==> design.v <==
module cpu_design (reset, clock, write_read, M_address, M_data_in, M_data_out,overflow,status);
input reset,clock;
input[7:0] M_data_in;
output reg write_read,overflow;
output reg [7:0] M_data_out;
output reg[11:0] M_address;
reg[15:0] IR;
reg[7:0] MDR;
reg[11:0] MAR,PC;
reg [7:0]R0;
reg [7:0]R1;
reg [7:0]R2;
reg [7:0]R3;
reg [7:0]A;
reg [8:0]F;
output reg[2:0] status;
parameter idle=4'b0000, load=4'b0001, move=4'b0010, add=4'b0011, sub=4'b0100, AND=4'b0101;
parameter OR=4'b0110, XOR=4'b0111, shrp=4'b1000, shlp=4'b1001, swap=4'b1010, jmp=4'b1011;
parameter jz=4'b1100, read=4'b1101, write=4'b1110, stop=4'b1111; 
always@(*)  
begin
	if((reset==1)&&(status==3)&&(IR[15:12]==write)) 
		write_read=1'b1; 
	else
		write_read=1'b0; 
	M_address=MAR;
	M_data_out=MDR;
	overflow=F[8]^F[7];
 end
always @(negedge clock or negedge reset) 
begin
	if(reset==1'b0)
	begin
		MAR<=12'b000000000000;
		status<=3'b000; 
	end
	else  
		case (status)
			3'b000: begin
						status<=3'b001;
						MAR<=PC;
						case(IR[9:8])
							2'b00: A<=R0;
							2'b01: A<=R1;
							2'b10: A<=R2;
							2'b11: A<=R3;
						endcase
					end
			3'b001: begin
						if(IR[15:12]==stop)status<=1;
						else if (IR[15:12]==swap|| (IR[15:12]==jmp)|| IR[15:12]==jz || IR[15:12]==read || IR[15:12]==write) 
							status<=3'b010;
						else
							status<=3'b000;
					end
			3'b010:begin 
						if(IR[15:12]==swap)
							status <= 3'b000;
						else if ((IR[15:12]==jmp)||(IR[15:12]==read)||(IR[15:12]==write))
						begin
							MAR <= IR[11:0];
							status <= 3'b011;
						end
						else if((IR[15:12]==jz)&& (R0[7:0] == 8'b0000_0000)) 
						begin
							MAR <= IR[11:0];
							status <= 3'b011;
						end
						else
						begin
							MAR <= PC;
							status <= 3'b011;
						end
					end
			3'b011:begin
						if((IR[15:12]==write) || (IR[15:12]==read))
						begin
							MAR<=PC;
							status<=3'b100;
						end
						else
							status<=3'b000;
					 end
			3'b100:begin
						status<=3'b000;
					 end
			default:status<=3'b000;
		endcase
end
always@(posedge clock or negedge reset) 
begin
	if(reset==1'b0) 
	begin
		IR<=16'h0000;
		PC<=12'b000000000000;
		MDR<=8'b00000000;
		R0<=8'b00000000;
		R1<=8'b00000000;
		R2<=8'b00000000;
		F=9'b000000000;
		R3<=8'b00000000; 
	end
	else
	begin
		case (status)
			3'b000: begin
						IR[15:8]<=M_data_in;
						IR[7:0]<=8'b00000000; 
						PC<=PC+12'b000000000001; 
					end  
			3'b001: begin  
						case(IR[15:12]) 
							load: R0<={4'b0000,IR[11:8]}; 
							swap:begin
									case(IR[11:10])
										2'b00:begin
													case(IR[9:8])
														2'b00:R0<=R0;
														2'b01:R1<=R0;
														2'b10:R2<=R0;
														2'b11:R3<=R0;
													endcase
												end
										2'b01:begin
													case(IR[9:8])
														2'b00:R0<=R1;
														2'b01:R1<=R1;
														2'b10:R2<=R1;
														2'b11:R3<=R1;
													endcase
												end
										2'b10:begin
													case(IR[9:8])
														2'b00:R0<=R2;
														2'b01:R1<=R2;
														2'b10:R2<=R2;
														2'b11:R3<=R2;
													endcase
												end
										2'b11:begin
													case(IR[9:8])
														2'b00:R0<=R3;
														2'b01:R1<=R3;
														2'b10:R2<=R3;
														2'b11:R3<=R3;
													endcase
												end
									endcase
								  end
							shlp:begin 
									case(IR[11:10]) 
										2'b00:R0<=R0<<1;
										2'b01:R1<=R1<<1;
										2'b10:R2<=R2<<1;
										2'b11:R3<=R3<<1;
									endcase
								  end
							shrp:begin
									case(IR[11:10]) 
										2'b00:R0<=R0>>1;
										2'b01:R1<=R1>>1;
										2'b10:R2<=R2>>1;
										2'b11:R3<=R3>>1;
									endcase
								  end
							add:begin
									case(IR[11:10])
										2'b00:begin
													F=A+R0;
													R0<=F[7:0];
												end
										2'b01:begin
													F=A+R1;
													R1<=F[7:0];
												end
										2'b10:begin
													F=A+R2;
													R2<=F[7:0];
												end
										2'b11:begin
													F=A+R3;
													R3<=F[7:0];
												end
									endcase
								 end
							sub:begin
									case(IR[11:10])
										2'b00:begin
													F=R0-A;
													R0<=F[7:0];
												end
										2'b01:begin
													F=R1-A;
													R1<=F[7:0];
												end
										2'b10:begin
													F=R2-A;
													R2<=F[7:0];
												end
										2'b11:begin
													F=R3-A;
													R3<=F[7:0];
												end
									endcase
								 end
							move:begin
										case(IR[11:10])
											2'b00:R0<=A;
											2'b01:R1<=A;
											2'b10:R2<=A;
											2'b11:R3<=A;
										endcase
								  end
							AND:begin
									case(IR[11:10])
										2'b00:R0=R0 & A;
										2'b01:R1=R1 & A;
										2'b10:R2=R2 & A;
										2'b11:R3=R3 & A;
									endcase
								 end
							OR:begin
									case(IR[11:10])
										2'b00:R0=R0 | A;
										2'b01:R1=R1 | A;
										2'b10:R2=R2 | A;
										2'b11:R3=R3 | A;
									endcase
								end
							XOR:begin
									case(IR[11:10])
										2'b00:R0=R0 ^ A;
										2'b01:R1=R1 ^ A;
										2'b10:R2=R2 ^ A;
										2'b11:R3=R3 ^ A;
									endcase
								 end
							default:;
						endcase
					end 
			3'b010:begin
						case(IR[15:12])
							swap:begin
									case(IR[11:10])
										2'b00:R0<=A;
										2'b01:R1<=A;
										2'b10:R2<=A;
										2'b11:R3<=A;
									endcase
								  end
							read:begin
									IR[7:0]<=M_data_in;
									PC<=PC+12'b000000000001;
								  end
							write:begin
										IR[7:0]<=M_data_in;
										PC<=PC+12'b000000000001;
										MDR<=R0;
									end
							jmp:begin
									IR[7:0]<=M_data_in;
									PC<=PC+12'b000000000001;
								 end
							jz:begin
									IR[7:0]<=M_data_in;
									PC<=PC+12'b000000000001;
								end
						endcase
					 end
			3'b011:begin
						case(IR[15:12])
							jmp:begin
										PC<=IR[11:0];
									end
							jz:begin
									if(R0==8'b00000000)
										PC<=IR[11:0];
								end
							read:begin
									R0<=M_data_in;
								end
							default:;
						endcase
					 end
			3'b100:begin
					 end
			default:; 
		endcase
	end
end 
endmodule
==> run.sh <==
#!/bin/bash
# the make line also repeats each setting of config.mk as NAME=value (left out here)
make -C /OpenROAD-flow-scripts/flow DESIGN_CONFIG=/design/flow/config.mk WORK_HOME=/design/flow/orfs CLKGATE_MAP_FILE= finish
==> config.mk <==
export PLATFORM = sky130hd
export DESIGN_NAME = cpu_design
export DESIGN_NICKNAME = cpu_design
export VERILOG_FILES = /design/flow/design.v
export SDC_FILE = /design/flow/constraint.sdc
export NUM_CORES = 4
export LEC_CHECK = 0
export CAP_MARGIN = 20
export CORE_MARGIN = 2
export CORE_UTILIZATION = 40
export SLEW_MARGIN = 20
==> constraint.sdc <==
create_clock -name core_clock -period 4.4 [get_ports {clock}]
set_input_delay 0.8800 -clock core_clock [delete_from_list [all_inputs] [get_ports {clock}]]
set_output_delay 0.8800 -clock core_clock [all_outputs]
set_load 0.01 [all_outputs]
==> reports/results.tsv, run 1 <==
stage	metric	value	unit
run_status	status	finished with violations	
run_status	so_faults	negative setup slack	
cells_and_area	nets	1722	
hold_path	min-delay-start	MAR[4]	
placement	gp_congestion	1.04	
detailed_routing	wl	50.3	mm
global_route	antenna_found_initial	0	
setup_path	path_depth	12	
timing	clock_skew	0.0790	ns
synth	ys_sh_xor	0.0208	
synth	yosys_area	10900	sq um
synth	topCombFamilyByArea	AND-OR/OR-AND gates	
synth	synthesis.nets	1500	
setup_path	path_cells	buf_4 > buf_6 > ha_4 > fa_2 > o21bai_1 > a21oi_2 > o31ai_2 > buf_4 > xnor2_2 > nor2_1 > a211o_1 > a221o_1	
detailed_routing	drtIter0Drc	1636	
synth	top_area_cell	dfrtp_1	
synth	synth_cell_types	93	
placement	pre_cts_slack	-0.662	ns
clock_network	cts_tree	built	
detailed_routing	num_vias	12600	
clock_network	cts_buffer_depth	2	
timing	setup_ws	-0.560	ns
synth	ys_sh_simple	0.171	
synth	adder_share	0.138	
setup_path	cp-end-kind	register	
synth	synthTopCellsByCount	a21oi_1 (140), nand2_1 (135), ha_1 (107)	
job	warnings	110	
timing	timing.setup.tns	-7.58	ns
clock_network	clock_sinks	93	
detailed_routing	antenna_left	0	
setup_path	crit_type	register to register	
floorplanning	die_w	169	um
setup_path	path_buffers	3	
synth	ys_seq_frac	0.217	
clock_network	worstSkewPairLatency	0.44	ns
timing	hold_slack	0.420	ns
hold_path	hp-class	register to register	
hold_path	min_to	MAR[4]	
setup_path	cp.required	4.66	ns
floorplanning	chipArea	28600	sq um
setup_path	cp_top_family	AND-OR/OR-AND gates	
setup_path	cp-startpoint	A[0]	
clock_network	postCtsHoldBufs	0	
clock_network	path_clk_slew	0.08	ns
floorplanning	fp_util	0.405	
global_route	gr-total-overflow	0	
clock_network	root_buffer	clkbuf_16	
detailed_routing	drc_errors	0	
synth	ys_seq_elements	93	
setup_path	crit_top_cell	buf_4	
placement	hpwl	35.9	mm
synth	avgSynthCellArea	7.92	sq um
synth	synth_cells	1375	
cells_and_area	syn_to_final_growth	34.7	%
detailed_routing	firstDrtPassIters	5	
setup_path	r2r-end	R0[6]	
synth	ys_cells	1375	
setup_path	path_max_fanout	3	
placement	place_inst	1884	
timing	max_slew.worst_pin.slew	1.14	ns
timing	slew_violations	0	
synth	synthArstFlopShare	0.914	
job	max_cap_viol_count	0	
setup_path	arrival	5.22	ns
synth	synth_area	10900	sq um
floorplanning	ios	35	
hold_path	whs_path_depth	2	
global_route	gr-usage-all-layers	0.343	
floorplanning	die_y	169	um
detailed_routing	diodes	0	
synth	ys.flop_type	dfrtp_1	
setup_path	crit_path_start_kind	register	
timing	relSlewSlack	0.234	
floorplanning	row_count	60	
synth	synth-edff-count	8	
global_route	grt_pass1_wl	74.3	mm
synth	muxShareOfSynthArea	0.0880	
setup_path	crit_path_end	R0[6]	
clock_network	htreeDepth	3	
clock_network	cts_made_buffers	9	
setup_path	r2r_setup_slack	-0.56	ns
timing	finalHoldViolCount	0	
setup_path	r2r_start	A[0]	
timing	rsz0062_at_grt	yes	
synth	synth_top_cell_by_count	a21oi_1	
detailed_routing	wl_per_cell	25.9	um
cells_and_area	final_cells	1943	
setup_path	rr_worst_depth	12	
synth	top_area_frac	0.161	
synth	yosysWarnings	1	
setup_path	slowest_delay	0.45	ns
floorplanning	coreArea	26900	sq um
synth	synthAoiAreaFrac	0.293	
detailed_routing	via_per_inst	6.48	
placement	port_buffers	34	
synth	yosys-top-cells-area	dfrtp_1 (16%), ha_1 (12%), a21oi_1 (6.4%), mux2i_1 (5.7%), nand2_1 (4.7%)	
timing	setup_viol_count_final	29	
global_route	grt_max_degree	72	
setup_path	cp_slowest_cell	edfxtp_1	
global_route	grt_pass1_vias	12000	
-- layer usage --
layer  GRT usage  vias to the layer above  part of all wire
met2       0.539                      825              0.44
met4       0.175                        0             0.057
met1       0.450                     6056              0.40
met5           0                        -                 0
met3      0.0662                      204              0.11
li1            -                     5502                 -
-- per-stage QoR --
stage	utilization	area (sq um)
2_1_floorplan	-	10900
3_3_place_gp	0.486	13100
5_1_grt	0.546	14700
3_5_place_dp	0.486	13100
4_1_cts	0.528	14200
6_report	0.546	14700
-- timing repair --
action / in CTS / in global routing
buffers inserted: 26 / 14
resized: 156 / 80
pin swaps: 90 / 56
endpoints found under the setup margin: 41 / 41
cloned: 0 / 0
-- final cells by class --
cell class	instances	area [sq um]
clock inverter	15	97.6
multi-input combinational	1097	8640
inverter	74	282
clock buffer	9	225
fill	2488	12200
tap	341	427
timing repair buffer	314	2620
sequential	93	2370
==> run 2, diff against run 1 <==
Settings changed: CAP_MARGIN 20 to 25, CELL_PAD_IN_SITES_DETAIL_PLACEMENT set to 1, CELL_PAD_IN_SITES_GLOBAL_PLACEMENT set to 1, CORE_ASPECT_RATIO set to 0.84, CORE_MARGIN 2 to 3, CTS_CLUSTER_SIZE set to 100, HOLD_SLACK_MARGIN set to -0.04, TNS_END_PERCENT set to 40.
Clock period 4.4 ns to 8.0 ns, I/O delays scaled along.
==> reports/results.tsv, run 2 <==
stage	metric	value	unit	change
synth	ys_sh_xor	0.0208		unchanged
timing	setup_ws	0.429	ns	was -0.560 ns
setup_path	r2r-end	F[7]		was R0[6]
global_route	grt_max_degree	47		was 72
global_route	gr-usage-all-layers	0.352		was 0.343
detailed_routing	firstDrtPassIters	6		was 5
cells_and_area	nFillCells	3222		was 2488
timing	max_slew.worst_pin.slew	0.982	ns	was 1.14 ns
synth	yosys-top-cells-area	dfrtp_1 (16%), ha_1 (12%), a21oi_1 (6.4%), mux2i_1 (5.7%), nand2_1 (4.7%)		unchanged
timing	hold_slack	0.422	ns	was 0.420 ns
clock_network	cts_buffer_depth	2		unchanged
setup_path	path_buffers	1		was 3
setup_path	crit_path_end	write_read		was R0[6]
synth	ys_sh_simple	0.171		unchanged
synth	synthArstFlopShare	0.914		unchanged
clock_network	post-cts-setup-buffer-count	0		was 26
detailed_routing	top_layer	met4		unchanged
detailed_routing	num_vias	11600		was 12600
setup_path	path_depth	4		was 12
synth	synthAoiAreaFrac	0.293		unchanged
floorplanning	die_y	157	um	was 169 um
clock_network	cts_made_buffers	9		unchanged
detailed_routing	wl	51.6	mm	was 50.3 mm
setup_path	crit_type	register to output port		was register to register
synth	synth_cell_types	93		unchanged
synth	ys.flop_type	dfrtp_1		unchanged
synth	top_area_frac	0.161		unchanged
clock_network	htreeDepth	3		unchanged
run_status	status	no timing/DRC/antenna violations		was finished with violations
detailed_routing	antenna_left	0		unchanged
setup_path	cp_slowest_cell	clkdlybuf4s50_1		was edfxtp_1
hold_path	min-delay-start	MAR[10]		was MAR[4]
cells_and_area	logic_area	7780	sq um	was 8640 sq um
synth	top_area_cell	dfrtp_1		unchanged
clock_network	worstSkewPairLatency	0.44	ns	about the same
floorplanning	coreArea	26400	sq um	was 26900 sq um
placement	gp_congestion	0.948		was 1.04
global_route	gr-total-overflow	0		unchanged
setup_path	cp.required	6.40	ns	was 4.66 ns
detailed_routing	drt-met1-wl	24.0	mm	was 20.0 mm
floorplanning	chipArea	29200	sq um	was 28600 sq um
detailed_routing	drc_errors	0		unchanged
synth	synth_cells	1375		unchanged
cells_and_area	final_util	0.454		was 0.546
clock_network	root_buffer	clkbuf_16		unchanged
setup_path	cp_top_family	simple AND/OR/NAND/NOR gates		was AND-OR/OR-AND gates
setup_path	cp-startpoint	status[2]		was A[0]
synth	avgSynthCellArea	7.92	sq um	unchanged
timing	relSlewSlack	0.343		was 0.234
clock_network	post_cts_resized	0		was 156
timing	rsz0062_at_grt	no		was yes
synth	ys_seq_elements	93		unchanged
detailed_routing	diodes	0		unchanged
hold_path	whs_path_depth	2		unchanged
global_route	grt_pass1_vias	11100		was 12000
synth	yosysWarnings	1		unchanged
synth	adder_share	0.138		unchanged
synth	synthesis.nets	1500		unchanged
job	warnings	109		was 110
floorplanning	fp_util	0.413		was 0.405
synth	synth_area	10900	sq um	unchanged
hold_path	min_to	MAR[10]		was MAR[4]
clock_network	postCtsHoldBufs	0		unchanged
cells_and_area	layout.area.seq	2370	sq um	unchanged
setup_path	slowest_delay	0.54	ns	was 0.45 ns
detailed_routing	dr_wl_met2	20.5	mm	was 22.1 mm
setup_path	rr_worst_depth	9		was 12
synth	muxShareOfSynthArea	0.0880		unchanged
floorplanning	ios	35		unchanged
setup_path	r2r_setup_slack	0.67	ns	was -0.56 ns
setup_path	path_max_fanout	9		was 3
floorplanning	die_w	186	um	was 169 um
timing	finalHoldViolCount	0		unchanged
placement	place_inst	1693		was 1884
floorplanning	row_count	54		was 60
setup_path	r2r_start	A[2]		was A[0]
synth	synth-edff-count	8		unchanged
detailed_routing	wl_met3	5.37	mm	was 5.33 mm
clock_network	path_clk_slew	0.05	ns	was 0.08 ns
timing	clock_skew	0.0731	ns	was 0.0790 ns
setup_path	cp-end-kind	output port		was register
global_route	grt_pass1_wl	75.4	mm	was 74.3 mm
cells_and_area	final_cells	1716		was 1943
synth	synthTopCellsByCount	a21oi_1 (140), nand2_1 (135), ha_1 (107)		unchanged
job	max_cap_viol_count	0		unchanged
placement	hpwl	37.3	mm	was 35.9 mm
setup_path	arrival	5.97	ns	was 5.22 ns
placement	port_buffers	34		unchanged
detailed_routing	wl_per_cell	30.1	um	was 25.9 um
cells_and_area	nets	1500		was 1722
clock_network	clock_sinks	93		unchanged
setup_path	crit_path_start_kind	register		unchanged
clock_network	cts_tree	built		unchanged
placement	dpl_cell_area	11600	sq um	was 13100 sq um
setup_path	path_cells	nand2b_1 > nor2_1 > and3_1 > clkdlybuf4s50_1		was buf_4 > buf_6 > ha_4 > fa_2 > o21bai_1 > a21oi_2 > o31ai_2 > buf_4 > xnor2_2 > nor2_1 > a211o_1 > a221o_1
synth	ys_cells	1375		unchanged
synth	ys_seq_frac	0.217		unchanged
global_route	antenna_found_initial	0		unchanged
detailed_routing	via_per_inst	6.73		was 6.48
placement	pre_cts_slack	0.815	ns	was -0.662 ns
cells_and_area	syn_to_final_growth	9.96	%	was 34.7%
synth	topCombFamilyByArea	AND-OR/OR-AND gates		unchanged
synth	synth_top_cell_by_count	a21oi_1		unchanged
cells_and_area	final_area	12000	sq um	was 14700 sq um
detailed_routing	drtIter0Drc	1413		was 1636
timing	setup_viol_count_final	0		was 29
synth	yosys_area	10900	sq um	unchanged
hold_path	hp-class	register to register		unchanged
timing	timing.setup.tns	0	ns	was -7.58 ns
timing	slew_violations	0		unchanged
[run 2: cell type report]
| class | instances | share of cell area |
|---|---|---|
| clock buffers | 10 | 0.0209 |
| clock inverters | 14 | 0.00846 |
| inverters | 74 | 0.0232 |
| multi-input cells | 1097 | 0.650 |
| flip-flops and latches | 93 | 0.198 |
| well taps | 336 | 0.0351 |
| repair buffers | 92 | 0.0646 |
[run 2: metal layers]
metal | up-vias | GRT usage
met5 | - | 0
li1 | 5059 | -
met3 | 111 | 0.0776
met1 | 5746 | 0.538
met4 | 0 | 0.115
met2 | 634 | 0.485
==> run 3, diff against run 2 <==
Settings changed: CAP_MARGIN 25 to 20, CELL_PAD_IN_SITES_DETAIL_PLACEMENT 1 to not set, CELL_PAD_IN_SITES_GLOBAL_PLACEMENT 1 to not set, CORE_ASPECT_RATIO 0.84 to 0.5, CORE_MARGIN 3 to 2, CTS_CLUSTER_SIZE 100 to not set, HOLD_SLACK_MARGIN -0.04 to not set, TNS_END_PERCENT 40 to 10.
==> reports/results.tsv, run 3 <==
stage	metric	value	unit	change
detailed_routing	diodes	0		unchanged
detailed_routing	drtIter0Drc	1434		was 1413
timing	slew_violations	0		unchanged
synth	synth_cell_types	93		unchanged
setup_path	cp_slowest_cell	dfrtn_1		was clkdlybuf4s50_1
timing	clock_skew	0.0803	ns	was 0.0731 ns
setup_path	cp-end-kind	output port		unchanged
synth	muxShareOfSynthArea	0.0880		unchanged
floorplanning	fp_util	0.409		was 0.413
hold_path	min_to	MAR[8]		was MAR[10]
clock_network	cts_tree	built		unchanged
placement	hpwl	32.1	mm	was 37.3 mm
timing	relSlewSlack	0.313		was 0.343
run_status	status	no timing/DRC/antenna violations		unchanged
synth	ys_seq_elements	93		unchanged
synth	synthArstFlopShare	0.914		unchanged
detailed_routing	num_vias	11400		was 11600
clock_network	worstSkewPairLatency	0.44	ns	about the same
synth	yosys_area	10900	sq um	unchanged
job	warnings	107		was 109
synth	yosys-top-cells-area	dfrtp_1 (16%), ha_1 (12%), a21oi_1 (6.4%), mux2i_1 (5.7%), nand2_1 (4.7%)		unchanged
synth	topCombFamilyByArea	AND-OR/OR-AND gates		unchanged
synth	ys_sh_xor	0.0208		unchanged
synth	ys.flop_type	dfrtp_1		unchanged
global_route	grt_max_degree	46		was 47
setup_path	path_depth	4		unchanged
setup_path	cp-startpoint	status[1]		was status[2]
global_route	gr-usage-all-layers	0.316		was 0.352
setup_path	arrival	6.09	ns	was 5.97 ns
setup_path	crit_path_start_kind	register		unchanged
setup_path	path_cells	nand2b_1 > nor2_1 > and3_1 > clkdlybuf4s50_1		unchanged
timing	finalHoldViolCount	0		unchanged
job	max_cap_viol_count	0		unchanged
hold_path	whs_path_depth	2		unchanged
global_route	antenna_found_initial	0		unchanged
floorplanning	die_y	121	um	was 157 um
cells_and_area	logic_area	7770	sq um	was 7780 sq um
clock_network	post_cts_resized	0		unchanged
synth	synth_cells	1375		unchanged
synth	top_area_cell	dfrtp_1		unchanged
floorplanning	chipArea	28600	sq um	was 29200 sq um
setup_path	r2r-end	F[7]		unchanged
clock_network	root_buffer	clkbuf_16		unchanged
setup_path	cp.required	6.40	ns	about the same
detailed_routing	via_per_inst	6.61		was 6.73
placement	port_buffers	34		unchanged
timing	setup_ws	0.312	ns	was 0.429 ns
cells_and_area	layout.area.seq	2370	sq um	unchanged
clock_network	cts_made_buffers	9		unchanged
setup_path	r2r_start	A[3]		was A[2]
clock_network	postCtsHoldBufs	0		unchanged
hold_path	hp-class	register to register		unchanged
cells_and_area	nFillCells	2602		was 3222
timing	setup_viol_count_final	0		unchanged
global_route	gr-total-overflow	0		unchanged
setup_path	crit_path_end	write_read		unchanged
clock_network	clock_sinks	93		unchanged
setup_path	crit_type	register to output port		unchanged
global_route	grt_pass1_wl	67.7	mm	was 75.4 mm
setup_path	rr_worst_depth	8		was 9
floorplanning	row_count	42		was 54
timing	max_slew.worst_pin.slew	1.03	ns	was 0.982 ns
synth	synthAoiAreaFrac	0.293		unchanged
detailed_routing	firstDrtPassIters	6		unchanged
setup_path	path_buffers	1		unchanged
clock_network	path_clk_slew	0.05	ns	about the same
synth	top_area_frac	0.161		unchanged
synth	synth_top_cell_by_count	a21oi_1		unchanged
synth	synthTopCellsByCount	a21oi_1 (140), nand2_1 (135), ha_1 (107)		unchanged
floorplanning	coreArea	26600	sq um	was 26400 sq um
clock_network	post-cts-setup-buffer-count	0		unchanged
timing	rsz0062_at_grt	no		unchanged
synth	synth-edff-count	8		unchanged
setup_path	r2r_setup_slack	0.69	ns	was 0.67 ns
synth	avgSynthCellArea	7.92	sq um	unchanged
synth	ys_seq_frac	0.217		unchanged
clock_network	htreeDepth	3		unchanged
detailed_routing	wl	44.9	mm	was 51.6 mm
timing	timing.setup.tns	0	ns	unchanged
setup_path	path_max_fanout	10		was 9
synth	synth_area	10900	sq um	unchanged
setup_path	slowest_delay	0.57	ns	was 0.54 ns
setup_path	cp_top_family	simple AND/OR/NAND/NOR gates		unchanged
synth	adder_share	0.138		unchanged
clock_network	cts_buffer_depth	2		unchanged
cells_and_area	syn_to_final_growth	9.62	%	was 9.96%
synth	ys_cells	1375		unchanged
synth	ys_sh_simple	0.171		unchanged
placement	pre_cts_slack	0.714	ns	was 0.815 ns
floorplanning	die_w	237	um	was 186 um
detailed_routing	antenna_left	0		unchanged
cells_and_area	nets	1498		was 1500
synth	synthesis.nets	1500		unchanged
global_route	grt_pass1_vias	11000		was 11100
detailed_routing	drc_errors	0		unchanged
synth	yosysWarnings	1		unchanged
hold_path	min-delay-start	MAR[8]		was MAR[10]
detailed_routing	wl_per_cell	26.0	um	was 30.1 um
floorplanning	ios	35		unchanged
placement	gp_congestion	1.00		was 0.948
## run 3: metal layers
layer	GRT usage	vias to the layer above	routed length (um)
li1	-	5059	-
met1	0.425	5517	18700
met2	0.483	736	19200
met3	0.0838	116	5520
met4	0.123	0	1500
met5	0	-	0
## run 3: area by class of cell
class                      count  share of cell area
clock buffer                  10              0.0200
timing repair buffer          90              0.0635
tap                          352              0.0369
multi-input combinational   1097               0.651
sequential                    93               0.199
inverter                      74              0.0233
clock inverter                14             0.00702
## run 3: metrics by stage
| stage | hold slack [ns] | util | std cells | cell area (sq um) |
|---|---|---|---|---|
| 2_1_floorplan | 0.477 | - | 1375 | 10900 |
| 3_3_place_gp | 0.425 | 0.437 | 1707 | 11600 |
| 3_5_place_dp | 0.429 | 0.437 | 1707 | 11600 |
| 4_1_cts | 0.429 | 0.449 | 1730 | 11900 |
| 5_1_grt | 0.456 | 0.449 | 1730 | 11900 |
| 6_report | 0.421 | 0.449 | 1730 | 11900 |
==> run 4, diff against run 3 <==
Settings changed: CORE_ASPECT_RATIO 0.5 to not set, CORE_MARGIN 2 to 7, CORE_UTILIZATION 40 to 43, CTS_CLUSTER_SIZE set to 48, HOLD_SLACK_MARGIN set to -0.09, MAX_ROUTING_LAYER set to met4, SLEW_MARGIN 20 to 40, TNS_END_PERCENT 10 to not set.
==> reports/results.tsv, run 4 <==
stage	metric	value	unit	change
global_route	grt_max_degree	62		was 46
synth	synthTopCellsByCount	a21oi_1 (140), nand2_1 (135), ha_1 (107)		unchanged
setup_path	r2r_setup_slack	0.84	ns	was 0.69 ns
synth	ys_seq_elements	93		unchanged
setup_path	slowest_delay	0.58	ns	was 0.57 ns
global_route	gr-total-overflow	0		unchanged
hold_path	whs_path_depth	2		unchanged
clock_network	cts_tree	built		unchanged
timing	rsz0062_at_grt	no		unchanged
setup_path	arrival	6.05	ns	was 6.09 ns
detailed_routing	wl_per_cell	25.3	um	was 26.0 um
hold_path	hp-class	register to register		unchanged
clock_network	root_buffer	clkbuf_16		unchanged
floorplanning	coreArea	25000	sq um	was 26600 sq um
hold_path	min-delay-start	MAR[1]		was MAR[8]
synth	ys_sh_simple	0.171		unchanged
global_route	grt_pass1_wl	65.6	mm	was 67.7 mm
setup_path	r2r_start	A[1]		was A[3]
synth	ys_seq_frac	0.217		unchanged
clock_network	post-cts-setup-buffer-count	0		unchanged
synth	top_area_cell	dfrtp_1		unchanged
detailed_routing	via_per_inst	6.64		was 6.61
timing	slew_violations	0		unchanged
cells_and_area	syn_to_final_growth	9.66	%	was 9.62%
setup_path	r2r-end	F[7]		unchanged
detailed_routing	antenna_left	0		unchanged
clock_network	cts_made_buffers	9		unchanged
cells_and_area	nFillCells	2495		was 2602
placement	hpwl	30.6	mm	was 32.1 mm
cells_and_area	final_util	0.477		was 0.449
timing	setup_viol_count_final	0		unchanged
job	max_cap_viol_count	0		unchanged
cells_and_area	nets	1493		was 1498
setup_path	cp_slowest_cell	dfrtn_1		unchanged
synth	synth_cell_types	93		unchanged
setup_path	cp-startpoint	status[1]		unchanged
setup_path	crit_path_end	write_read		unchanged
floorplanning	chipArea	30000	sq um	was 28600 sq um
detailed_routing	drtIter0Drc	1246		was 1434
setup_path	crit_path_start_kind	register		unchanged
synth	synthAoiAreaFrac	0.293		unchanged
timing	max_slew.worst_pin.slew	0.886	ns	was 1.03 ns
timing	relSlewSlack	0.408		was 0.313
synth	avgSynthCellArea	7.92	sq um	unchanged
synth	synth-edff-count	8		unchanged
clock_network	postCtsHoldBufs	0		unchanged
placement	gp_congestion	1.03		was 1.00
synth	synth_cells	1375		unchanged
synth	ys.flop_type	dfrtp_1		unchanged
setup_path	cp-end-kind	output port		unchanged
setup_path	cp_top_family	flip-flops		was simple AND/OR/NAND/NOR gates
detailed_routing	drc_errors	0		unchanged
setup_path	cp.required	6.40	ns	about the same
synth	ys_cells	1375		unchanged
clock_network	path_clk_slew	0.06	ns	was 0.05 ns
detailed_routing	num_vias	11300		was 11400
setup_path	path_cells	nand2b_1 > nor2_1 > and3_1 > clkdlybuf4s50_1		unchanged
timing	finalHoldViolCount	0		unchanged
detailed_routing	firstDrtPassIters	6		unchanged
synth	yosysWarnings	1		unchanged
synth	synthesis.nets	1500		unchanged
setup_path	path_depth	4		unchanged
global_route	gr-usage-all-layers	0.284		was 0.316
synth	topCombFamilyByArea	AND-OR/OR-AND gates		unchanged
cells_and_area	layout.area.seq	2370	sq um	about the same
clock_network	cts_buffer_depth	2		unchanged
synth	muxShareOfSynthArea	0.0880		unchanged
synth	adder_share	0.138		unchanged
synth	synth_top_cell_by_count	a21oi_1		unchanged
job	warnings	107		unchanged
setup_path	path_buffers	1		unchanged
synth	synthArstFlopShare	0.914		unchanged
floorplanning	die_y	173	um	was 121 um
synth	synth_area	10900	sq um	unchanged
placement	port_buffers	34		unchanged
run_status	status	no timing/DRC/antenna violations		unchanged
floorplanning	fp_util	0.435		was 0.409
floorplanning	die_w	173	um	was 237 um
detailed_routing	wl	43.1	mm	was 44.9 mm
setup_path	crit_type	register to output port		unchanged
clock_network	worstSkewPairLatency	0.42	ns	was 0.44 ns
clock_network	htreeDepth	3		unchanged
setup_path	path_max_fanout	10		unchanged
hold_path	min_to	MAR[1]		was MAR[8]
cells_and_area	logic_area	7820	sq um	was 7770 sq um
synth	yosys-top-cells-area	dfrtp_1 (16%), ha_1 (12%), a21oi_1 (6.4%), mux2i_1 (5.7%), nand2_1 (4.7%)		unchanged
synth	top_area_frac	0.161		unchanged
floorplanning	ios	35		unchanged
clock_network	post_cts_resized	0		unchanged
synth	yosys_area	10900	sq um	unchanged
global_route	grt_pass1_vias	10800		was 11000
setup_path	rr_worst_depth	9		was 8
timing	clock_skew	0.0614	ns	was 0.0803 ns
timing	timing.setup.tns	0	ns	unchanged
synth	ys_sh_xor	0.0208		unchanged
floorplanning	row_count	58		was 42
clock_network	clock_sinks	93		unchanged
global_route	antenna_found_initial	0		unchanged
==> run 4: area by class of cell <==
cell class,count,share of cell area
Sequential cell,93,0.199
Multi-Input combinational cell,1097,0.655
Clock buffer,9,0.0189
Inverter,74,0.0233
Clock inverter,15,0.00891
Timing Repair Buffer,85,0.0607
Antenna cell,1,0.000210
Tap cell,330,0.0346
==> run 4: per-layer routing <==
metal	share of wire	GRT usage	vias to the layer above
met5	0	-	-
met4	0.053	0.145	0
met3	0.11	0.0635	167
met2	0.44	0.422	709
met1	0.40	0.361	5391
li1	-	-	5043
==> run 4: stage by stage <==
step	cell area [sq um]	hold slack, ns	cells	setup WS (ns)
floorplan	10900	0.477	1375	0.907
detailed placement	11600	0.434	1680	0.754
finish	11900	0.427	1704	0.352
global placement	11600	0.424	1680	0.799
CTS	11900	0.434	1703	0.370
global route	11900	0.456	1703	0.242
==> run 5, diff against run 4 <==
Settings changed: CELL_PAD_IN_SITES_GLOBAL_PLACEMENT set to 0, CORE_MARGIN 7 to 2, CORE_UTILIZATION 43 to 72, CTS_CLUSTER_DIAMETER set to 155, CTS_CLUSTER_SIZE 48 to 39, GPL_ROUTABILITY_DRIVEN set to 0, GPL_TIMING_DRIVEN set to 1, HOLD_SLACK_MARGIN -0.09 to not set, PLACE_DENSITY_LB_ADDON set to 0.26, SLEW_MARGIN 40 to 20.
Clock period 8.0 ns to 11.4 ns, I/O delays scaled along.
==> reports/results.tsv, run 5 <==
stage	metric	value	unit	change
floorplanning	coreArea	14600	sq um	was 25000 sq um
hold_path	hp-class	register to register		unchanged
synth	ys_cells	1375		unchanged
synth	ys_sh_xor	0.0208		unchanged
synth	synth_cells	1375		unchanged
global_route	grt_pass1_vias	11300		was 10800
setup_path	rr_worst_depth	9		unchanged
synth	synth-edff-count	8		unchanged
hold_path	whs_path_depth	2		unchanged
placement	hpwl	27.0	mm	was 30.6 mm
synth	top_area_frac	0.161		unchanged
floorplanning	die_w	127	um	was 173 um
synth	synthTopCellsByCount	a21oi_1 (140), nand2_1 (135), ha_1 (107)		unchanged
setup_path	cp-startpoint	status[0]		was status[1]
cells_and_area	nets	1471		was 1493
setup_path	crit_type	register to output port		unchanged
setup_path	r2r_start	A[1]		unchanged
clock_network	worstSkewPairLatency	0.46	ns	was 0.42 ns
synth	ys_sh_simple	0.171		unchanged
detailed_routing	num_vias	12100		was 11300
hold_path	min_to	MAR[4]		was MAR[1]
hold_path	min-delay-start	MAR[4]		was MAR[1]
synth	synth_cell_types	93		unchanged
setup_path	path_buffers	2		was 1
timing	setup_ws	1.11	ns	was 0.352 ns
global_route	grt_pass1_wl	62.6	mm	was 65.6 mm
synth	yosys-top-cells-area	dfrtp_1 (16%), ha_1 (12%), a21oi_1 (6.4%), mux2i_1 (5.7%), nand2_1 (4.7%)		unchanged
cells_and_area	final_util	0.788		was 0.477
placement	dpl_cell_area	11200	sq um	was 11600 sq um
floorplanning	ios	35		unchanged
clock_network	root_buffer	clkbuf_16		unchanged
timing	hold_slack	0.421	ns	was 0.427 ns
detailed_routing	drtIter0Drc	2692		was 1246
synth	yosysWarnings	1		unchanged
detailed_routing	wl_per_cell	26.5	um	was 25.3 um
synth	adder_share	0.138		unchanged
synth	synth_top_cell_by_count	a21oi_1		unchanged
detailed_routing	via_per_inst	7.86		was 6.64
synth	topCombFamilyByArea	AND-OR/OR-AND gates		unchanged
detailed_routing	wl	40.7	mm	was 43.1 mm
job	max_cap_viol_count	0		unchanged
setup_path	arrival	8.01	ns	was 6.05 ns
synth	ys_seq_frac	0.217		unchanged
setup_path	path_max_fanout	19		was 10
timing	rsz0062_at_grt	no		unchanged
synth	yosys_area	10900	sq um	unchanged
clock_network	cts_tree	built		unchanged
setup_path	slowest_delay	0.75	ns	was 0.58 ns
clock_network	post_cts_resized	0		unchanged
synth	synthesis.nets	1500		unchanged
setup_path	r2r-end	F[7]		unchanged
clock_network	path_clk_slew	0.05	ns	was 0.06 ns
clock_network	clock_sinks	93		unchanged
clock_network	cts_made_buffers	9		unchanged
run_status	status	no timing/DRC/antenna violations		unchanged
timing	slew_violations	0		unchanged
job	warnings	107		unchanged
clock_network	post-cts-setup-buffer-count	0		unchanged
synth	synthArstFlopShare	0.914		unchanged
setup_path	r2r_setup_slack	1.75	ns	was 0.84 ns
setup_path	crit_path_end	write_read		unchanged
detailed_routing	antenna_left	0		unchanged
setup_path	crit_path_start_kind	register		unchanged
placement	pre_cts_slack	1.52	ns	was 0.754 ns
setup_path	cp-end-kind	output port		unchanged
detailed_routing	firstDrtPassIters	10		was 6
synth	ys.flop_type	dfrtp_1		unchanged
clock_network	postCtsHoldBufs	0		unchanged
floorplanning	chipArea	16100	sq um	was 30000 sq um
cells_and_area	final_area	11500	sq um	was 11900 sq um
timing	clock_skew	0.0992	ns	was 0.0614 ns
timing	max_slew.worst_pin.slew	1.21	ns	was 0.886 ns
setup_path	cp_slowest_cell	dfrtn_1		unchanged
synth	ys_seq_elements	93		unchanged
placement	port_buffers	34		unchanged
synth	synth_area	10900	sq um	unchanged
synth	top_area_cell	dfrtp_1		unchanged
global_route	gr-total-overflow	0		unchanged
global_route	antenna_found_initial	0		unchanged
setup_path	path_depth	4		unchanged
setup_path	cp.required	9.12	ns	was 6.40 ns
timing	setup_viol_count_final	0		unchanged
floorplanning	fp_util	0.744		was 0.435
clock_network	htreeDepth	3		unchanged
setup_path	cp_top_family	buffers and inverters		was flip-flops
synth	synthAoiAreaFrac	0.293		unchanged
clock_network	cts_buffer_depth	2		unchanged
synth	avgSynthCellArea	7.92	sq um	unchanged
global_route	gr-usage-all-layers	0.514		was 0.284
timing	finalHoldViolCount	0		unchanged
cells_and_area	syn_to_final_growth	6.00	%	was 9.66%
setup_path	path_cells	inv_2 > nor2_1 > and3_1 > clkdlybuf4s50_1		was nand2b_1 > nor2_1 > and3_1 > clkdlybuf4s50_1
timing	timing.setup.tns	0	ns	unchanged
detailed_routing	drc_errors	0		unchanged
floorplanning	die_y	127	um	was 173 um
synth	muxShareOfSynthArea	0.0880		unchanged
timing	relSlewSlack	0.192		was 0.408
global_route	grt_max_degree	67		was 62
floorplanning	row_count	44		was 58
run 5: final cells by class:
type | count | area (sq um)
multi-input combinational | 1097 | 7770
clock inverter | 13 | 75.1
fill | 1006 | 3100
tap | 184 | 230
inverter | 74 | 278
sequential | 93 | 2370
clock buffer | 11 | 264
antenna | 1 | 2.50
timing repair buffer | 63 | 556
run 5: metrics by stage:
stage                     cells
final                      1536
after global routing       1535
after CTS                  1535
after detailed placement   1512
after global placement     1512
after floorplan            1375
run 5: layer usage:
layer / wire length [um] / GRT usage
met4: 2920 / 0.261
met5: 0 / -
met2: 16100 / 0.697
met3: 7630 / 0.198
met1: 14100 / 0.668
==> run 6, diff against run 5 <==
Settings changed: CELL_PAD_IN_SITES_GLOBAL_PLACEMENT 0 to 1, CORE_UTILIZATION 72 to 57, CTS_CLUSTER_SIZE 39 to not set, PLACE_DENSITY_LB_ADDON 0.26 to not set.
Clock period 11.4 ns to 8.06 ns, I/O delays scaled along.
==> reports/results.tsv, run 6 <==
stage	metric	value	unit	change
run_status	status	no timing/DRC/antenna violations		unchanged
timing	setup_viol_count_final	0		unchanged
setup_path	crit_type	register to output port		unchanged
timing	rsz0062_at_grt	no		unchanged
synth	topCombFamilyByArea	AND-OR/OR-AND gates		unchanged
hold_path	min_to	MAR[9]		was MAR[4]
setup_path	cp_top_family	flip-flops		was buffers and inverters
setup_path	r2r-end	F[7]		unchanged
clock_network	post_cts_resized	0		unchanged
placement	dpl_cell_area	11400	sq um	was 11200 sq um
timing	clock_skew	0.0644	ns	was 0.0992 ns
setup_path	rr_worst_depth	8		was 9
synth	ys_sh_simple	0.171		unchanged
detailed_routing	drc_errors	0		unchanged
setup_path	arrival	6.07	ns	was 8.01 ns
detailed_routing	drtIter0Drc	1621		was 2692
setup_path	path_max_fanout	10		was 19
synth	synthesis.nets	1500		unchanged
synth	ys_seq_frac	0.217		unchanged
setup_path	crit_path_start_kind	register		unchanged
timing	finalHoldViolCount	0		unchanged
setup_path	path_cells	nand2b_1 > nor2_1 > and3_1 > clkdlybuf4s50_1		was inv_2 > nor2_1 > and3_1 > clkdlybuf4s50_1
placement	pre_cts_slack	0.769	ns	was 1.52 ns
placement	place_inst	1583		was 1512
floorplanning	fp_util	0.582		was 0.744
global_route	gr-usage-all-layers	0.442		was 0.514
hold_path	whs_path_depth	2		unchanged
detailed_routing	diodes	0		was 1
synth	synth-edff-count	8		unchanged
timing	timing.setup.tns	0	ns	unchanged
placement	port_buffers	34		unchanged
detailed_routing	num_vias	11600		was 12100
detailed_routing	wl_per_cell	27.2	um	was 26.5 um
global_route	antenna_found_initial	0		unchanged
synth	yosysWarnings	1		unchanged
synth	ys_seq_elements	93		unchanged
synth	ys_cells	1375		unchanged
cells_and_area	final_cells	1606		was 1536
setup_path	cp.required	6.45	ns	was 9.12 ns
hold_path	hp-class	register to register		unchanged
clock_network	post-cts-setup-buffer-count	0		unchanged
setup_path	r2r_setup_slack	0.77	ns	was 1.75 ns
synth	synth_area	10900	sq um	unchanged
synth	synthTopCellsByCount	a21oi_1 (140), nand2_1 (135), ha_1 (107)		unchanged
synth	synth_cells	1375		unchanged
setup_path	cp_slowest_cell	dfrtn_1		unchanged
floorplanning	ios	35		unchanged
job	warnings	109		was 107
global_route	grt_max_degree	56		was 67
synth	yosys-top-cells-area	dfrtp_1 (16%), ha_1 (12%), a21oi_1 (6.4%), mux2i_1 (5.7%), nand2_1 (4.7%)		unchanged
synth	synth_top_cell_by_count	a21oi_1		unchanged
synth	synthAoiAreaFrac	0.293		unchanged
job	max_cap_viol_count	0		unchanged
global_route	grt_pass1_vias	10900		was 11300
detailed_routing	antenna_left	0		unchanged
setup_path	path_depth	4		unchanged
clock_network	cts_made_buffers	9		unchanged
floorplanning	coreArea	18700	sq um	was 14600 sq um
timing	slew_violations	0		unchanged
clock_network	clock_sinks	93		unchanged
setup_path	cp-end-kind	output port		unchanged
synth	muxShareOfSynthArea	0.0880		unchanged
timing	setup_ws	0.376	ns	was 1.11 ns
synth	synth_cell_types	93		unchanged
clock_network	cts_buffer_depth	2		unchanged
clock_network	root_buffer	clkbuf_16		unchanged
clock_network	postCtsHoldBufs	0		unchanged
synth	ys.flop_type	dfrtp_1		unchanged
cells_and_area	syn_to_final_growth	7.92	%	was 6.00%
setup_path	r2r_start	A[3]		was A[1]
clock_network	cts_tree	built		unchanged
detailed_routing	via_per_inst	7.21		was 7.86
floorplanning	chipArea	20200	sq um	was 16100 sq um
synth	adder_share	0.138		unchanged
setup_path	path_buffers	1		was 2
setup_path	crit_path_end	write_read		unchanged
detailed_routing	firstDrtPassIters	10		unchanged
hold_path	min-delay-start	MAR[9]		was MAR[4]
global_route	grt_pass1_wl	65.7	mm	was 62.6 mm
synth	top_area_frac	0.161		unchanged
clock_network	htreeDepth	3		unchanged
timing	relSlewSlack	0.232		was 0.192
global_route	gr-total-overflow	0		unchanged
cells_and_area	nets	1492		was 1471
cells_and_area	final_area	11800	sq um	was 11500 sq um
timing	max_slew.worst_pin.slew	1.15	ns	was 1.21 ns
floorplanning	die_y	142	um	was 127 um
synth	top_area_cell	dfrtp_1		unchanged
synth	synthArstFlopShare	0.914		unchanged
floorplanning	die_w	142	um	was 127 um
clock_network	worstSkewPairLatency	0.43	ns	was 0.46 ns
setup_path	slowest_delay	0.58	ns	was 0.75 ns
synth	ys_sh_xor	0.0208		unchanged
floorplanning	row_count	50		was 44
clock_network	path_clk_slew	0.06	ns	was 0.05 ns
synth	yosys_area	10900	sq um	unchanged
setup_path	cp-startpoint	status[1]		was status[0]
synth	avgSynthCellArea	7.92	sq um	unchanged
placement	hpwl	30.8	mm	was 27.0 mm
detailed_routing	wl	43.7	mm	was 40.7 mm
[run 6: through the flow]
stage	utilization	hold slack, ns
floorplan	-	0.477
global placement	0.611	0.422
detailed placement	0.611	0.430
CTS	0.628	0.430
global route	0.628	0.443
finish	0.628	0.423
[run 6: final cells by class]
| type | count | area (sq um) |
|---|---|---|
| Multi-Input combinational cell | 1097 | 7770 |
| Fill cell | 1702 | 6960 |
| Sequential cell | 93 | 2370 |
| Timing Repair Buffer | 84 | 713 |
| Tap cell | 234 | 293 |
| Inverter | 74 | 278 |
| Clock buffer | 9 | 225 |
| Clock inverter | 15 | 97.6 |
[run 6: per-layer routing]
layer	vias to the layer above	global-route usage	share of wire
met5	-	-	0
met4	0	0.232	0.063
met3	238	0.116	0.13
met2	907	0.662	0.43
met1	5393	0.548	0.37
li1	5046	-	-
==> run 7, diff against run 6 <==
Settings changed: ABC_AREA set to 1, CELL_PAD_IN_SITES_GLOBAL_PLACEMENT 1 to 0, CORE_UTILIZATION 57 to 72, GPL_ROUTABILITY_DRIVEN 0 to 1, PLACE_DENSITY set to 0.64.
Clock period 8.06 ns to 6.49 ns, I/O delays scaled along.
==> reports/results.tsv, run 7 <==
stage	metric	value	unit	change
run_status	status	no timing/DRC/antenna violations		unchanged
timing	clock_skew	0.0691	ns	was 0.0644 ns
setup_path	path_buffers	3		was 1
hold_path	hp-class	register to register		unchanged
placement	port_buffers	34		unchanged
synth	adder_share	0.136		was 0.138
synth	ys_seq_elements	93		unchanged
clock_network	cts_buffer_depth	2		unchanged
synth	muxShareOfSynthArea	0		was 0.0880
synth	synthArstFlopShare	0.914		unchanged
synth	yosysWarnings	1		unchanged
timing	timing.setup.tns	0	ns	unchanged
detailed_routing	drtIter0Drc	2736		was 1621
global_route	gr-total-overflow	0		unchanged
floorplanning	die_y	128	um	was 142 um
floorplanning	fp_util	0.733		was 0.582
hold_path	min_to	MAR[4]		was MAR[9]
synth	synth_top_cell_by_count	nand2_1		was a21oi_1
synth	ys_sh_xor	0.00871		was 0.0208
setup_path	path_max_fanout	10		unchanged
setup_path	cp-startpoint	A[4]		was status[1]
synth	synth-edff-count	8		unchanged
global_route	grt_pass1_vias	12500		was 10900
hold_path	whs_path_depth	2		unchanged
job	max_cap_viol_count	0		unchanged
global_route	antenna_found_initial	1		was 0
floorplanning	coreArea	15100	sq um	was 18700 sq um
job	warnings	109		unchanged
floorplanning	row_count	45		was 50
setup_path	path_cells	buf_4 > inv_1 > ha_1 > a21oi_1 > o21a_1 > nand3_1 > nand3_1 > nand3_1 > nand2_1 > inv_1 > nand2_1 > nand2_1		was nand2b_1 > nor2_1 > and3_1 > clkdlybuf4s50_1
setup_path	r2r_setup_slack	0.47	ns	was 0.77 ns
setup_path	cp.required	6.76	ns	was 6.45 ns
timing	max_slew.worst_pin.slew	1.28	ns	was 1.15 ns
detailed_routing	wl_per_cell	21.9	um	was 27.2 um
placement	pre_cts_slack	0.485	ns	was 0.769 ns
placement	place_inst	1987		was 1583
setup_path	cp-end-kind	register		was output port
floorplanning	ios	35		unchanged
synth	yosys-top-cells-area	nand2_1 (18%), dfrtp_1 (16%), ha_1 (12%), nor2_1 (7.1%), nand3_1 (6.4%)		was dfrtp_1 (16%), ha_1 (12%), a21oi_1 (6.4%), mux2i_1 (5.7%), nand2_1 (4.7%)
timing	rsz0062_at_grt	no		unchanged
setup_path	crit_path_start_kind	register		unchanged
synth	synth_area	11100	sq um	was 10900 sq um
synth	top_area_cell	nand2_1		was dfrtp_1
setup_path	cp_top_family	buffers and inverters		was flip-flops
synth	synthTopCellsByCount	nand2_1 (538), nor2_1 (208), inv_1 (171)		was a21oi_1 (140), nand2_1 (135), ha_1 (107)
cells_and_area	nFillCells	1181		was 1702
synth	synth_cells	1800		was 1375
setup_path	slowest_delay	0.50	ns	was 0.58 ns
detailed_routing	firstDrtPassIters	15		was 10
global_route	grt_pass1_wl	68.0	mm	was 65.7 mm
timing	relSlewSlack	0.149		was 0.232
synth	ys.flop_type	dfrtp_1		unchanged
clock_network	cts_made_buffers	9		unchanged
setup_path	r2r-end	F[7]		unchanged
setup_path	crit_type	register to register		was register to output port
synth	ys_sh_simple	0.373		was 0.171
synth	avgSynthCellArea	6.14	sq um	was 7.92 sq um
synth	yosys_area	11100	sq um	was 10900 sq um
timing	finalHoldViolCount	0		unchanged
clock_network	postCtsHoldBufs	0		unchanged
detailed_routing	num_vias	13700		was 11600
clock_network	root_buffer	clkbuf_16		unchanged
cells_and_area	nets	1942		was 1492
synth	synth_cell_types	51		was 93
clock_network	path_clk_slew	0.08	ns	was 0.06 ns
setup_path	cp_slowest_cell	inv_1		was dfrtn_1
timing	setup_viol_count_final	0		unchanged
synth	topCombFamilyByArea	simple AND/OR/NAND/NOR gates		was AND-OR/OR-AND gates
synth	synthAoiAreaFrac	0.177		was 0.293
timing	slew_violations	0		unchanged
placement	hpwl	30.9	mm	was 30.8 mm
clock_network	htreeDepth	3		unchanged
clock_network	worstSkewPairLatency	0.43	ns	about the same
hold_path	min-delay-start	MAR[4]		was MAR[9]
clock_network	clock_sinks	93		unchanged
detailed_routing	drc_errors	0		unchanged
floorplanning	chipArea	16400	sq um	was 20200 sq um
setup_path	arrival	6.29	ns	was 6.07 ns
cells_and_area	syn_to_final_growth	7.89	%	was 7.92%
setup_path	rr_worst_depth	12		was 8
synth	ys_seq_frac	0.214		was 0.217
detailed_routing	via_per_inst	6.81		was 7.21
global_route	grt_max_degree	48		was 56
detailed_routing	wl	44.0	mm	was 43.7 mm
clock_network	cts_tree	built		unchanged
setup_path	r2r_start	A[4]		was A[3]
global_route	gr-usage-all-layers	0.556		was 0.442
setup_path	path_depth	12		was 4
placement	gp_congestion	1.18		
setup_path	crit_path_end	F[7]		was write_read
cells_and_area	final_cells	2011		was 1606
synth	top_area_frac	0.183		was 0.161
detailed_routing	antenna_left	0		unchanged
synth	ys_cells	1800		was 1375
cells_and_area	final_util	0.791		was 0.628
timing	setup_ws	0.471	ns	was 0.376 ns
floorplanning	die_w	128	um	was 142 um
synth	synthesis.nets	1925		was 1500
run 7: layer usage:
layer  track usage  vias up  part of all wire
li1              -     5968                 -
met1         0.676     5991              0.33
met2         0.772     1308              0.40
met3         0.209      429              0.18
met4         0.359        0             0.090
met5             -        -                 0
run 7: what timing repair did:
item / CTS / global route
setup buffers: 0 / 0
gates resized: 0 / 1
setup endpoints to repair: 0 / 1
run 7: metrics by stage:
stage	hold WS, ns	cell area (sq um)
2_1_floorplan	0.467	11100
3_3_place_gp	0.452	11600
3_5_place_dp	0.460	11600
4_1_cts	0.460	11900
5_1_grt	0.488	11900
6_report	0.456	11900
run 7: final cells by class:
cell class | count | area, sq um | area share
clock inverters | 14 | 96.3 | 0.00808
inverters | 187 | 702 | 0.0588
well taps | 188 | 235 | 0.0197
repair buffers | 68 | 599 | 0.0502
multi-input cells | 1450 | 7680 | 0.644
clock buffers | 10 | 250 | 0.0210
flip-flops and latches | 93 | 2370 | 0.198
diodes | 1 | 2.50 | 0.000210
==> run 8, diff against run 7 <==
Settings changed: ABC_AREA 1 to not set, CELL_PAD_IN_SITES_GLOBAL_PLACEMENT 0 to not set, CORE_UTILIZATION 72 to 63, CTS_CLUSTER_DIAMETER 155 to 186, CTS_CLUSTER_SIZE set to 100, GPL_ROUTABILITY_DRIVEN 1 to not set, GPL_TIMING_DRIVEN 1 to not set, MAX_ROUTING_LAYER met4 to not set, PLACE_DENSITY 0.64 to not set.
Clock period 6.49 ns to 8.0 ns, I/O delays scaled along.
==> reports/results.tsv, run 8 <==
stage	metric	value	unit	change
floorplanning	coreArea	17100	sq um	was 15100 sq um
clock_network	post_cts_resized	0		unchanged
timing	relSlewSlack	0.200		was 0.149
global_route	grt_max_degree	47		was 48
floorplanning	row_count	48		was 45
setup_path	cp_slowest_cell	dfrtn_1		was inv_1
detailed_routing	num_vias	11800		was 13700
timing	finalHoldViolCount	0		unchanged
clock_network	path_clk_slew	0.05	ns	was 0.08 ns
floorplanning	die_y	135	um	was 128 um
synth	yosys_area	10900	sq um	was 11100 sq um
hold_path	whs_path_depth	2		unchanged
timing	rsz0062_at_grt	no		unchanged
synth	synthArstFlopShare	0.914		unchanged
hold_path	min_to	MAR[6]		was MAR[4]
placement	gp_congestion	1.02		was 1.18
synth	top_area_cell	dfrtp_1		was nand2_1
synth	ys_cells	1375		was 1800
clock_network	cts_buffer_depth	2		unchanged
hold_path	hp-class	register to register		unchanged
synth	ys_sh_xor	0.0208		was 0.00871
setup_path	crit_path_start_kind	register		unchanged
synth	ys_sh_simple	0.171		was 0.373
timing	clock_skew	0.0653	ns	was 0.0691 ns
setup_path	crit_path_end	write_read		was F[7]
cells_and_area	nets	1493		was 1942
synth	synthTopCellsByCount	a21oi_1 (140), nand2_1 (135), ha_1 (107)		was nand2_1 (538), nor2_1 (208), inv_1 (171)
setup_path	path_cells	nand2b_1 > nor2_1 > and3_1 > clkdlybuf4s50_1		was buf_4 > inv_1 > ha_1 > a21oi_1 > o21a_1 > nand3_1 > nand3_1 > nand3_1 > nand2_1 > inv_1 > nand2_1 > nand2_1
placement	port_buffers	34		unchanged
detailed_routing	wl_per_cell	26.8	um	was 21.9 um
synth	ys_seq_frac	0.217		was 0.214
setup_path	arrival	6.06	ns	was 6.29 ns
detailed_routing	antenna_left	0		unchanged
synth	topCombFamilyByArea	AND-OR/OR-AND gates		was simple AND/OR/NAND/NOR gates
synth	avgSynthCellArea	7.92	sq um	was 6.14 sq um
floorplanning	fp_util	0.636		was 0.733
detailed_routing	drtIter0Drc	1753		was 2736
cells_and_area	final_cells	1600		was 2011
setup_path	r2r-end	F[7]		unchanged
floorplanning	die_w	135	um	was 128 um
setup_path	r2r_start	A[3]		was A[4]
setup_path	path_depth	4		was 12
clock_network	cts_tree	built		unchanged
detailed_routing	wl	42.8	mm	was 44.0 mm
floorplanning	ios	35		unchanged
setup_path	cp-end-kind	output port		was register
setup_path	cp-startpoint	status[1]		was A[4]
synth	synth_cells	1375		was 1800
clock_network	clock_sinks	93		unchanged
global_route	grt_pass1_vias	10900		was 12500
global_route	grt_pass1_wl	64.6	mm	was 68.0 mm
clock_network	postCtsHoldBufs	0		unchanged
global_route	gr-total-overflow	0		unchanged
synth	muxShareOfSynthArea	0.0880		was 0
synth	yosysWarnings	1		unchanged
setup_path	cp.required	6.40	ns	was 6.76 ns
synth	synth-edff-count	8		unchanged
cells_and_area	final_util	0.686		was 0.791
timing	timing.setup.tns	0	ns	unchanged
timing	slew_violations	0		unchanged
setup_path	rr_worst_depth	8		was 12
synth	synthesis.nets	1500		was 1925
placement	place_inst	1575		was 1987
setup_path	slowest_delay	0.56	ns	was 0.50 ns
global_route	gr-usage-all-layers	0.466		was 0.556
detailed_routing	via_per_inst	7.36		was 6.81
synth	yosys-top-cells-area	dfrtp_1 (16%), ha_1 (12%), a21oi_1 (6.4%), mux2i_1 (5.7%), nand2_1 (4.7%)		was nand2_1 (18%), dfrtp_1 (16%), ha_1 (12%), nor2_1 (7.1%), nand3_1 (6.4%)
setup_path	crit_type	register to output port		was register to register
global_route	antenna_found_initial	3		was 1
synth	synthAoiAreaFrac	0.293		was 0.177
cells_and_area	final_area	11800	sq um	was 11900 sq um
synth	synth_top_cell_by_count	a21oi_1		was nand2_1
setup_path	path_buffers	1		was 3
clock_network	cts_made_buffers	9		unchanged
detailed_routing	firstDrtPassIters	7		was 15
synth	top_area_frac	0.161		was 0.183
clock_network	htreeDepth	3		unchanged
timing	setup_viol_count_final	0		unchanged
placement	hpwl	29.9	mm	was 30.9 mm
hold_path	min-delay-start	MAR[6]		was MAR[4]
detailed_routing	drc_errors	0		unchanged
job	max_cap_viol_count	0		unchanged
cells_and_area	syn_to_final_growth	7.92	%	was 7.89%
synth	adder_share	0.138		was 0.136
run_status	status	no timing/DRC/antenna violations		unchanged
setup_path	r2r_setup_slack	0.70	ns	was 0.47 ns
synth	synth_cell_types	93		was 51
placement	dpl_cell_area	11400	sq um	was 11600 sq um
setup_path	path_max_fanout	10		unchanged
job	warnings	109		unchanged
synth	ys_seq_elements	93		unchanged
floorplanning	chipArea	18300	sq um	was 16400 sq um
synth	ys.flop_type	dfrtp_1		unchanged
clock_network	post-cts-setup-buffer-count	0		unchanged
setup_path	cp_top_family	simple AND/OR/NAND/NOR gates		was buffers and inverters
timing	max_slew.worst_pin.slew	1.20	ns	was 1.28 ns
clock_network	worstSkewPairLatency	0.43	ns	about the same
clock_network	root_buffer	clkbuf_16		unchanged
synth	synth_area	10900	sq um	was 11100 sq um
run 8: stage by stage:
| step | hold WS (ns) | setup WS (ns) |
|---|---|---|
| finish | 0.426 | 0.337 |
| CTS | 0.429 | 0.363 |
| detailed placement | 0.429 | 0.746 |
| global placement | 0.421 | 0.825 |
| floorplan | 0.477 | 0.907 |
| global route | 0.447 | 0.246 |
run 8: layout make-up:
type | count | area (sq um)
multi-input cells | 1097 | 7770
fillers | 1483 | 5370
flip-flops and latches | 93 | 2370
repair buffers | 85 | 721
well taps | 225 | 282
inverters | 74 | 278
clock buffers | 9 | 225
clock inverters | 15 | 104
diodes | 2 | 5.00
run 8: layer usage:
metal,wire (um),GRT usage,up-vias
met5,0,0.0111,-
met4,3300,0.286,0
met3,6270,0.152,292
met2,17700,0.686,1018
met1,15600,0.592,5413
li1,-,-,5045
